== build 65 ==
Design cordic, start of the top module:
module cordic # (
    DATA_WIDTH = 12
)
(
    input clock,
    input reset,    
    output signed [DATA_WIDTH:0] sine,
    output signed [DATA_WIDTH:0] cosine
);
Size: ~4200 cells after synthesis, ~690 flip-flops, about 28 I/O pins, about 0.039 sq mm of cells after synthesis.
clock: 4.84 ns
lec_check: 0
cap_margin: 20
cell_pad_in_sites_global_placement: 0
core_margin: 9
core_utilization: 71
gpl_routability_driven: 1
gpl_timing_driven: 1
place_density_lb_addon: 0.13
setup_slack_margin: -0.19
slew_margin: 20
tns_end_percent: 20
run.sh (not shown) runs the stock make flow with config.mk's settings and CLKGATE_MAP_FILE=.
Build 65 completed every stage of the flow, and the final layout passed the timing, design-rule and antenna checks.
[inputs] build 52 vs build 65
Settings: a deleted GPL_TIMING_DRIVEN that had been 1; a deleted TNS_END_PERCENT that had been 20; a deleted CELL_PAD_IN_SITES_GLOBAL_PLACEMENT that had been 0; a deleted SETUP_SLACK_MARGIN that had been -0.19; a deleted PLACE_DENSITY_LB_ADDON that had been 0.13; a deleted GPL_ROUTABILITY_DRIVEN that had been 1; an added CTS_CLUSTER_DIAMETER of 285; an added ABC_AREA of 1; a change of CORE_UTILIZATION from 71 to 72; a change of CORE_MARGIN from 9 to 2; a change of the clock period (ns, I/O delays scaled along) from 4.84 to 2.33.
--- outcome ---
- [build 52] flow finished | final checks: failed | reasons: setup timing
- Build 52 against build 65: DRC violation total after the first TritonRoute iteration now sits higher; summed instance area of the synthesized netlist now sits higher; required time of the worst setup path now sits lower.
- Build 52 ends up with higher buffering stage count on the worst path with inverters included than build 65 does.
- Build 65 -> build 52: H-tree depth delta 0, exact match
- cordic_chain_dut.genblk1[9].rotator_dut.Z[16]$_DFF_P_ as the launching instance or port of the critical path was reported by build 65, and cordic_chain_dut.genblk1[2].rotator_dut.X[3]$_DFF_P_ by build 52.
- As far as final count of hold timing violations is concerned, build 65 and build 52 perform about the same.
- Build 52 falls short of build 65 in wire length after detailed routing.
- Taking build 65 as the reference point, the arrival time at the worst endpoint of build 52 falls by 0.96 ns.
Here is what was changed in the inputs of build 74 compared with build 52.
Settings: a deleted CTS_CLUSTER_DIAMETER that had been 285; a deleted ABC_AREA that had been 1; a change of the clock period (ns, I/O delays scaled along) from 2.33 to 2.6.
==> results <==
The runs compared here, build 52 and build 74, all ended either early or with open violations. STATUS run=build 52 STAGES=ALL_DONE FINAL_CHECKS=FAILED CAUSE=setup timing. Taking build 52 as the reference, in build 74 number of cells in the finished layout apart from fillers went down by about 10%, die height now sits lower, data arrival time of the worst path climbed 0.34 ns. Build 52 ended up with cordic_chain_dut.genblk1[3].rotator_dut.Y[9]$_DFF_P_ as its worst setup path endpoint; build 74 ended up with cordic_chain_dut.genblk1[9].rotator_dut.Y[10]$_DFF_P_. The non-clock buffer count in build 52 is 0.66 times that in build 74.
The inputs of build 66 differ from those of build 74 as listed below.
Settings: PLACE_DENSITY now 0.6, previously not set; CTS_CLUSTER_SIZE now 21, previously not set; CORE_UTILIZATION now 70, was 72; the clock period (ns, I/O delays scaled along) now 2.78, was 2.6.
==> comparison <==
Having completed the whole flow, build 66 delivered a layout that passed the timing, design-rule and antenna checks. In the flow results for build 66 and build 74, the cell count of the worst reg-to-reg path is larger on build 74. Lower area fraction of clock buffers and clock inverters among build 66 and build 74: build 74. [compare] base=build 74 new=build 66: global-route track usage on met1 fell 1.8 points; global-route wire length before repair fell 9200 um; total routed wirelength fell 8.0%. Build 66 vs. build 74: logic share of the area went up by 0.39 points; setup slack of the critical path after layout went up by 0.16 ns.
#### Input delta (build 33 over build 66)
Settings: CORE_UTILIZATION changed from 70 to 72; CTS_CLUSTER_DIAMETER newly set to 372; the clock period (ns, I/O delays scaled along) changed from 2.78 to 2.35.
Notes after the runs:
- From the logs: build 33 reached the end of the flow and failed the layout checks with setup timing.
- Per the comparison of build 33 with build 66, weighted congestion at the end of routability-driven global placement now sits lower, global-route usage picked up an extra 5.0 points, cell area +11%.
- [build 33 vs build 66] critical path depth: higher in build 33
- Total wire length: build 66 and build 33 compared, higher one is build 33
- Non-clock buffer count up 469 in build 33 wrt build 66

---

cordic again, from the RTL that the note above started with.
Settings: LEC_CHECK=0, ABC_AREA=0, CAP_MARGIN=15, CELL_PAD_IN_SITES_GLOBAL_PLACEMENT=0, CORE_MARGIN=2, CORE_UTILIZATION=70, CTS_CLUSTER_SIZE=20, GPL_ROUTABILITY_DRIVEN=1, GPL_TIMING_DRIVEN=1, HOLD_SLACK_MARGIN=-0.07, MAX_ROUTING_LAYER=met4, MIN_ROUTING_LAYER=met1, PLACE_DENSITY=0.64, SETUP_SLACK_MARGIN=0.32, SLEW_MARGIN=20; clock period 2.55 ns.
The first run ended with an error in global routing.
==> next run, changes <==
CORE_ASPECT_RATIO = 1.15   (was not set)
CTS_CLUSTER_SIZE = 37   (was 20)
PLACE_DENSITY = not set   (was 0.64)
The new run died in global routing.
Synthesized area does not change.
Die size hardly moves.
Synthesized cell count stays the same.
==> next run, changes <==
ABC_AREA = not set   (was 0)
CAP_MARGIN = 20   (was 15)
CELL_PAD_IN_SITES_GLOBAL_PLACEMENT = not set   (was 0)
CORE_ASPECT_RATIO = not set   (was 1.15)
CORE_UTILIZATION = 65   (was 70)
CTS_CLUSTER_SIZE = not set   (was 37)
GPL_ROUTABILITY_DRIVEN = not set   (was 1)
GPL_TIMING_DRIVEN = not set   (was 1)
HOLD_SLACK_MARGIN = not set   (was -0.07)
MAX_ROUTING_LAYER = not set   (was met4)
MIN_ROUTING_LAYER = not set   (was met1)
SETUP_SLACK_MARGIN = not set   (was 0.32)
clock period = 3.38 ns   (was 2.55 ns; I/O delays follow)
The changed run finished clean.
Die size came out higher by 7.6%.
Area after synthesis stays the same.
Synthesized cell count stays the same.
==> next run, changes <==
CORE_UTILIZATION = 40   (was 65)
PLACE_DENSITY = 0.6   (was not set)
clock period = 3.41 ns   (was 3.38 ns; I/O delays follow)
Outcome: The new run ran to the end with no violations. Core utilization shrinks by 27 points. Clock skew increases by 0.0063 ns. Final cell count is higher by roughly a tenth. Worst setup slack gains 0.0083 ns. Design area grows by a few percent. First-iteration DRC count climbs by about a fifth. Via count fell slightly.
==> next run, changes <==
CORE_UTILIZATION = 72   (was 40)
CTS_CLUSTER_DIAMETER = 85   (was not set)
PLACE_DENSITY = 0.38   (was 0.6)
clock period = 2.6 ns   (was 3.41 ns; I/O delays follow)
After rerunning:
- This time the run finished with setup timing left
- via count grows by a little under a tenth
- global-route usage grows by 14 points
- worst setup slack got worse by 0.46 ns
- clock-buffer cell count shrinks by 7
- synthesized cell count is unchanged
- fmax grows by roughly a tenth
- hold slack barely changes
- sequential cell count stays the same
- cell area grows by a few percent
- register-to-register slack got worse by 0.46 ns
